==> 12-21 <==
==> flow/design.v (excerpt) <==
module MatrixMultUnit(
  input wire reset_n                      ,  
  input wire clk                          ,
  input wire dut_valid                    , 
  output wire dut_ready                   ,
  output wire                           dut__tb__sram_input_write_enable  ,
  output wire [16-1 : 0     ]   dut__tb__sram_input_write_address ,
  output wire [32-1 : 0     ]   dut__tb__sram_input_write_data    ,
  output reg  [16-1 : 0     ]   dut__tb__sram_input_read_address  , 
  input  wire [32-1 : 0     ]   tb__dut__sram_input_read_data     ,     
  output wire                           dut__tb__sram_weight_write_enable  ,
  output wire [16-1 : 0     ]   dut__tb__sram_weight_write_address ,
  output wire [32-1 : 0     ]   dut__tb__sram_weight_write_data    ,
  output reg  [16-1 : 0     ]   dut__tb__sram_weight_read_address  , 
  input  wire [32-1 : 0     ]   tb__dut__sram_weight_read_data     ,     
  output wire                           dut__tb__sram_result_write_enable  ,
  output reg  [16-1 : 0     ]   dut__tb__sram_result_write_address ,
  output wire [32-1 : 0     ]   dut__tb__sram_result_write_data    ,
  output reg  [16-1 : 0     ]   dut__tb__sram_result_read_address  , 
  input  wire [32-1 : 0     ]   tb__dut__sram_result_read_data     ,    
  output wire                           dut__tb__sram_scratchpad_write_enable  ,
  output reg  [16-1 : 0     ]   dut__tb__sram_scratchpad_write_address ,
  output wire [32-1 : 0     ]   dut__tb__sram_scratchpad_write_data    ,
  output reg  [16-1 : 0     ]   dut__tb__sram_scratchpad_read_address  , 
  input  wire [32-1 : 0     ]   tb__dut__sram_scratchpad_read_data  
);
  ...
clock: 7.59 ns
lec_check: 0
cap_margin: 0
core_margin: 2
core_utilization: 72
cts_cluster_diameter: 30
cts_cluster_size: 34
slew_margin: 20
run.sh (not shown) runs the stock make flow with config.mk's settings and CLKGATE_MAP_FILE=.
==> 11-01: changes against 12-21 <==
Settings changed: CAP_MARGIN 0 to 20, CORE_UTILIZATION 72 to 69, CTS_CLUSTER_DIAMETER 30 to not set, CTS_CLUSTER_SIZE 34 to not set.
==> flow/constraint.sdc (replaced) <==
create_clock -name core_clock -period 15.0 [get_ports {clk}]
set_input_delay 3.0000 -clock core_clock [delete_from_list [all_inputs] [get_ports {clk}]]
set_output_delay 3.0000 -clock core_clock [all_outputs]
set_load 0.01 [all_outputs]
==> comparison table <==
                                                                                                    11-01                   12-21
Status                                                                           timing/DRC/antenna clean  timing/DRC/antenna clean
Capture instance of the worst register-to-register path  last_element_of_calculated_input_row_address[14]  accumulated_result[30]
Number of inserted diodes                                                                               2                      10
Met2 layer usage reported by global route                                                          0.6660                  0.7282
Final worst-path setup slack                                                                      6850 ps                140.2 ps
Net count of the finished layout                                                                     7864                    8013
Final Skew                                                                                       39.58 ps                45.54 ps
Required time at the endpoint of the critical path                                               15470 ps                 8140 ps
DP HPWL                                                                                          133.8 mm                138.6 mm
Stages on the worst setup path                                                                         27                      25
Signal buf overhead                                                                               0.06088                 0.07038
WHS                                                                                              451.1 ps                486.4 ps
Via/cell ratio                                                                                      6.386                   6.531


==> v34: inputs <==
MatrixMultUnit again, from the RTL that the note above started with.
Settings: LEC_CHECK=0, ABC_AREA=1, CAP_MARGIN=20, CORE_MARGIN=2, CORE_UTILIZATION=71, CTS_CLUSTER_DIAMETER=61, CTS_CLUSTER_SIZE=39, GPL_ROUTABILITY_DRIVEN=1, MAX_ROUTING_LAYER=met4, PLACE_DENSITY=0.62, SETUP_SLACK_MARGIN=-0.33, SLEW_MARGIN=20, TNS_END_PERCENT=100; clock period 5.97 ns.
==> inputs of v18, as changes to v34 <==
==> flow/config.mk (replaced) <==
export PLATFORM = sky130hd
export DESIGN_NAME = MatrixMultUnit
export DESIGN_NICKNAME = MatrixMultUnit
export VERILOG_FILES = /design/flow/design.v
export SDC_FILE = /design/flow/constraint.sdc
export NUM_CORES = 4
export LEC_CHECK = 0
export CAP_MARGIN = 20
export CORE_MARGIN = 5
export CORE_UTILIZATION = 40
export CTS_CLUSTER_DIAMETER = 90
export CTS_CLUSTER_SIZE = 99
export MAX_ROUTING_LAYER = met4
export SLEW_MARGIN = 25
==> flow/constraint.sdc (replaced) <==
create_clock -name core_clock -period 10.0 [get_ports {clk}]
set_input_delay 2.0000 -clock core_clock [delete_from_list [all_inputs] [get_ports {clk}]]
set_output_delay 2.0000 -clock core_clock [all_outputs]
set_load 0.01 [all_outputs]
==> impl_summary.log <==
[metrics] run summary
[metrics] outcome: finished clean
[metrics] cell total in the yosys stat output: 6670
[metrics] area fraction in compound gates after synthesis: 14.9%
[metrics] Cell Rows: 136
[metrics] TritonCTS buffer count: 38
[metrics] Post-CTS Setup Repair Bufs: 0
[metrics] y dimension of the die: 382 microns
[metrics] Cells after DPL: 8474
[metrics] met1 Track Usage GR: 34.7%
[metrics] Placer Congestion: 0.952
That was v18.
==> impl_summary.log <==
[flow] summary of implementation run
[metrics] first error: [ERROR GRT-0116] Global routing finished with congestion. Check the congestion regions in the DRC Viewer.
[metrics] Post-CTS Setup Repair Bufs: 124
[metrics] Cell Rows: 104
[metrics] y dimension of the die: 290 microns
[metrics] stage reached: global routing
[metrics] Placer Congestion: 1.12
[metrics] met1 Track Usage GR: 82.5%
[metrics] outcome: aborted with a tool error
[metrics] TritonCTS buffer count: 49
[metrics] clock tree sinks: 414
[metrics] area fraction in compound gates after synthesis: 11.8%
That was v34.


==> inputs of job 2206 <==
Starting RTL as in the previous note.
export LEC_CHECK = 0
export CAP_MARGIN = 15
export CORE_MARGIN = 2
export CORE_UTILIZATION = 71
export CTS_CLUSTER_SIZE = 41
export SETUP_SLACK_MARGIN = 1.96
export SLEW_MARGIN = 20
create_clock -name core_clock -period 6.59 [get_ports {clk}]
==> inputs of job 6751, as changes to job 2206 <==
CAP_MARGIN = 20   (was 15)
CORE_UTILIZATION = 65   (was 71)
CTS_CLUSTER_DIAMETER = 325   (was unset)
CTS_CLUSTER_SIZE = unset   (was 41)
SETUP_SLACK_MARGIN = 0.75   (was 1.96)
==> flow/constraint.sdc (replaced) <==
create_clock -name core_clock -period 6.65 [get_ports {clk}]
set_input_delay 1.3300 -clock core_clock [delete_from_list [all_inputs] [get_ports {clk}]]
set_output_delay 1.3300 -clock core_clock [all_outputs]
set_load 0.01 [all_outputs]
==> inputs of job 3534, as changes to job 2206 <==
CAP_MARGIN = 20   (was 15)
CORE_UTILIZATION = 59   (was 71)
CTS_CLUSTER_SIZE = unset   (was 41)
SETUP_SLACK_MARGIN = -0.35   (was 1.96)
TNS_END_PERCENT = 5   (was unset)
==> flow/constraint.sdc (replaced) <==
create_clock -name core_clock -period 4.39 [get_ports {clk}]
set_input_delay 0.8780 -clock core_clock [delete_from_list [all_inputs] [get_ports {clk}]]
set_output_delay 0.8780 -clock core_clock [all_outputs]
set_load 0.01 [all_outputs]
==> job_summary.md <==
## Synthesis and layout report

| Metric | Value |
|---|---|
| Final Setup Violations | `42` |
| Post-route cell area | `68,200 sq um` |
| Global Route Usage Sum | `50.7%` |
| Slew @ Worst Pin | `1.34 ns` |
| Outcome | `finished with violations` |
| Failed Checks | `setup timing` |
| Final WS setup | `-1.39 ns` |
The numbers above come from job 2206.

==> job_summary.md <==
## Synthesis and layout report

| Metric | Value |
|---|---|
| Outcome | `finished with violations` |
| Failed Checks | `setup timing` |
| Slew @ Worst Pin | `between 1 and 1.5 ns` |
| Final Setup Violations | `12` |
| Final WS setup | `-0.422 ns` |
The numbers above come from job 6751.

==> job_summary.md <==
## Synthesis and layout report

| Metric | Value |
|---|---|
| Outcome | `finished with violations` |
| Failed Checks | `setup timing` |
| Fill cell count | `6,999` |
| Global Route Usage Sum | `40.3%` |
| Post-route cell area | `69,800 sq um` |
| Slew @ Worst Pin | `1.19 ns` |
| Final Setup Violations | `113` |
| CTS tree | `built` |
| Final WS setup | `-2.70 ns` |
The numbers above come from job 3534.



==> build 83 <==
MatrixMultUnit again, from the RTL that the note above started with.
Settings: LEC_CHECK=0, ABC_AREA=1, CAP_MARGIN=5, CORE_MARGIN=2, CORE_UTILIZATION=71, CTS_CLUSTER_DIAMETER=298, CTS_CLUSTER_SIZE=34, SLEW_MARGIN=20; clock period 6.59 ns.
==> build 16 (differences from build 83) <==
ABC_AREA = default   (was 1)
CAP_MARGIN = 15   (was 5)
CORE_UTILIZATION = 68   (was 71)
CTS_CLUSTER_DIAMETER = 325   (was 298)
CTS_CLUSTER_SIZE = default   (was 34)
SETUP_SLACK_MARGIN = -0.64   (was default)
==> flow/constraint.sdc (replaced) <==
create_clock -name core_clock -period 6.65 [get_ports {clk}]
set_input_delay 1.3300 -clock core_clock [delete_from_list [all_inputs] [get_ports {clk}]]
set_output_delay 1.3300 -clock core_clock [all_outputs]
set_load 0.01 [all_outputs]
==> build 42 (differences from build 83) <==
ABC_AREA = 0   (was 1)
CAP_MARGIN = 20   (was 5)
CELL_PAD_IN_SITES_GLOBAL_PLACEMENT = 2   (was default)
CORE_ASPECT_RATIO = 0.65   (was default)
CORE_MARGIN = 5   (was 2)
CTS_CLUSTER_DIAMETER = 48   (was 298)
CTS_CLUSTER_SIZE = 78   (was 34)
GPL_TIMING_DRIVEN = 0   (was default)
MAX_ROUTING_LAYER = met4   (was default)
SETUP_SLACK_MARGIN = -0.08   (was default)
==> flow/constraint.sdc (replaced) <==
create_clock -name core_clock -period 10.0 [get_ports {clk}]
set_input_delay 2.0000 -clock core_clock [delete_from_list [all_inputs] [get_ports {clk}]]
set_output_delay 2.0000 -clock core_clock [all_outputs]
set_load 0.01 [all_outputs]
==> summary of the runs <==
- Build 42 ended with an error in global placement without I/O (3_1_place_gp_skip_io) (GPL-0301). Build 83 did not get past global routing (5_1_grt). Build 16 completed, yet does not pass: negative setup slack.
- The highest die area belongs to build 42, the lowest to build 16.
- In synthesized cell count, build 16 and build 42 do not differ.
- In build 42 the area after synthesis is smaller than in build 83, by about 4%.


==> pepper: inputs <==
Starting RTL as in the previous note.
export LEC_CHECK = 0
export ABC_AREA = 1
export CAP_MARGIN = 20
export CORE_MARGIN = 2
export CORE_UTILIZATION = 72
export CTS_CLUSTER_DIAMETER = 344
export CTS_CLUSTER_SIZE = 97
export PLACE_DENSITY = 0.41
export SETUP_SLACK_MARGIN = -0.62
export SLEW_MARGIN = 20
export TNS_END_PERCENT = 5
create_clock -name core_clock -period 6.3 [get_ports {clk}]
==> xenon (differences from pepper) <==
ABC_AREA = default   (was 1)
CORE_UTILIZATION = 58   (was 72)
CTS_CLUSTER_DIAMETER = default   (was 344)
CTS_CLUSTER_SIZE = default   (was 97)
PLACE_DENSITY = default   (was 0.41)
SETUP_SLACK_MARGIN = default   (was -0.62)
TNS_END_PERCENT = default   (was 5)
==> flow/constraint.sdc (replaced) <==
create_clock -name core_clock -period 6.65 [get_ports {clk}]
set_input_delay 1.3300 -clock core_clock [delete_from_list [all_inputs] [get_ports {clk}]]
set_output_delay 1.3300 -clock core_clock [all_outputs]
set_load 0.01 [all_outputs]
==> garnet (differences from pepper) <==
ABC_AREA = 0   (was 1)
CELL_PAD_IN_SITES_GLOBAL_PLACEMENT = 2   (was default)
CORE_ASPECT_RATIO = 0.65   (was default)
CORE_MARGIN = 5   (was 2)
CORE_UTILIZATION = 71   (was 72)
CTS_CLUSTER_DIAMETER = 195   (was 344)
CTS_CLUSTER_SIZE = 78   (was 97)
GPL_TIMING_DRIVEN = 0   (was default)
HOLD_SLACK_MARGIN = -0.07   (was default)
MAX_ROUTING_LAYER = met4   (was default)
PLACE_DENSITY = default   (was 0.41)
SETUP_SLACK_MARGIN = -0.08   (was -0.62)
TNS_END_PERCENT = default   (was 5)
==> flow/constraint.sdc (replaced) <==
create_clock -name core_clock -period 10.0 [get_ports {clk}]
set_input_delay 2.0000 -clock core_clock [delete_from_list [all_inputs] [get_ports {clk}]]
set_output_delay 2.0000 -clock core_clock [all_outputs]
set_load 0.01 [all_outputs]
==> tundra (differences from pepper) <==
ABC_AREA = default   (was 1)
CORE_UTILIZATION = 66   (was 72)
CTS_CLUSTER_DIAMETER = 230   (was 344)
CTS_CLUSTER_SIZE = default   (was 97)
PLACE_DENSITY = default   (was 0.41)
SETUP_SLACK_MARGIN = default   (was -0.62)
TNS_END_PERCENT = default   (was 5)
==> flow/constraint.sdc (replaced) <==
create_clock -name core_clock -period 6.32 [get_ports {clk}]
set_input_delay 1.2640 -clock core_clock [delete_from_list [all_inputs] [get_ports {clk}]]
set_output_delay 1.2640 -clock core_clock [all_outputs]
set_load 0.01 [all_outputs]
==> summary of the runs <==
- Of xenon and tundra, tundra has the higher non-clock buffer count (gap 111).
- Between tundra and xenon, the lower critical path depth is in tundra (gap 3).
- Against tundra, the clock skew of xenon is lower by 0.017 ns.
- Register-to-register slack: tundra is lower than xenon (0.58 ns).
- xenon finished but fails on negative setup slack. garnet never finished: it broke off in global placement without I/O, error GPL-0301. tundra finished with negative setup slack left. pepper did not get past global routing with GRT-0232.
- Between xenon and tundra, the lower first-iteration DRC count is in xenon (gap about 5.5%, measured against tundra).
- Flip-flop count is the same in tundra and xenon.
- In tundra the final cell count is smaller than in xenon, by about 0.9%.
- Against xenon, the via count of tundra is larger by 4.1%.
- In xenon the clock-buffer cell count is lower than in tundra, by 6.
==> figures <==
| quantity | garnet | xenon | pepper | tundra |
|---|---|---|---|---|
| Library cells used by synthesis | 95 | 95 | 73 | 95 |
| Num ports | - | 392 | 392 | 392 |
| H-tree levels | - | 2 | 1 | 2 |
| Result of the run | stopped before the end | failed layout checks | stopped before the end | failed layout checks |
| Stage where the flow stopped | global placement without I/O | - | global routing | - |
| Violated checks | - | negative setup slack | - | negative setup slack |
| Setup crit start kind | - | register | - | register |
| Startpoint of the most critical setup path | - | number_of_weight_cols[2] | - | number_of_weight_cols[2] |
| Chip Area, Yosys | 55,500 um^2 | 55,500 um^2 | 57,900 um^2 | 55,500 um^2 |
| # fillers | - | 7,678 | - | 5,436 |
| XOR/XNOR Area Share | 7.59% | 7.59% | 4.45% | 7.59% |
| Worst Path Buf+Inv | - | 10 | - | 8 |
| Critical-path top delay cell | - | sky130_fd_sc_hd__fa_1 | - | sky130_fd_sc_hd__fa_1 |
| Mean instance size in the synthesized netlist | 8.32 um^2 | 8.32 um^2 | 7.15 um^2 | 8.32 um^2 |
| Post-CTS setup-driven buffer insertion count | - | 25 | 1 | 53 |
| Maximum buffer depth of the clock tree | - | 3 | 3 | 3 |
| Tapcell Cnt | - | 1,265 | - | 1,080 |
| Remaining antenna violation count after routing | - | 0 | - | 0 |
| Clock Latency Late Sink | - | 0.70 ns | - | 0.66 ns |
| Hold path endpoint | - | counter_3_cycle[0] | - | counter_3_cycle[0] |
| Cell depth of the worst hold path | - | 1 | - | 1 |
| CTS tree | - | yes | - | yes |
| Detailed route wirelength on metal2 | - | 85.1 mm | - | 84.7 mm |
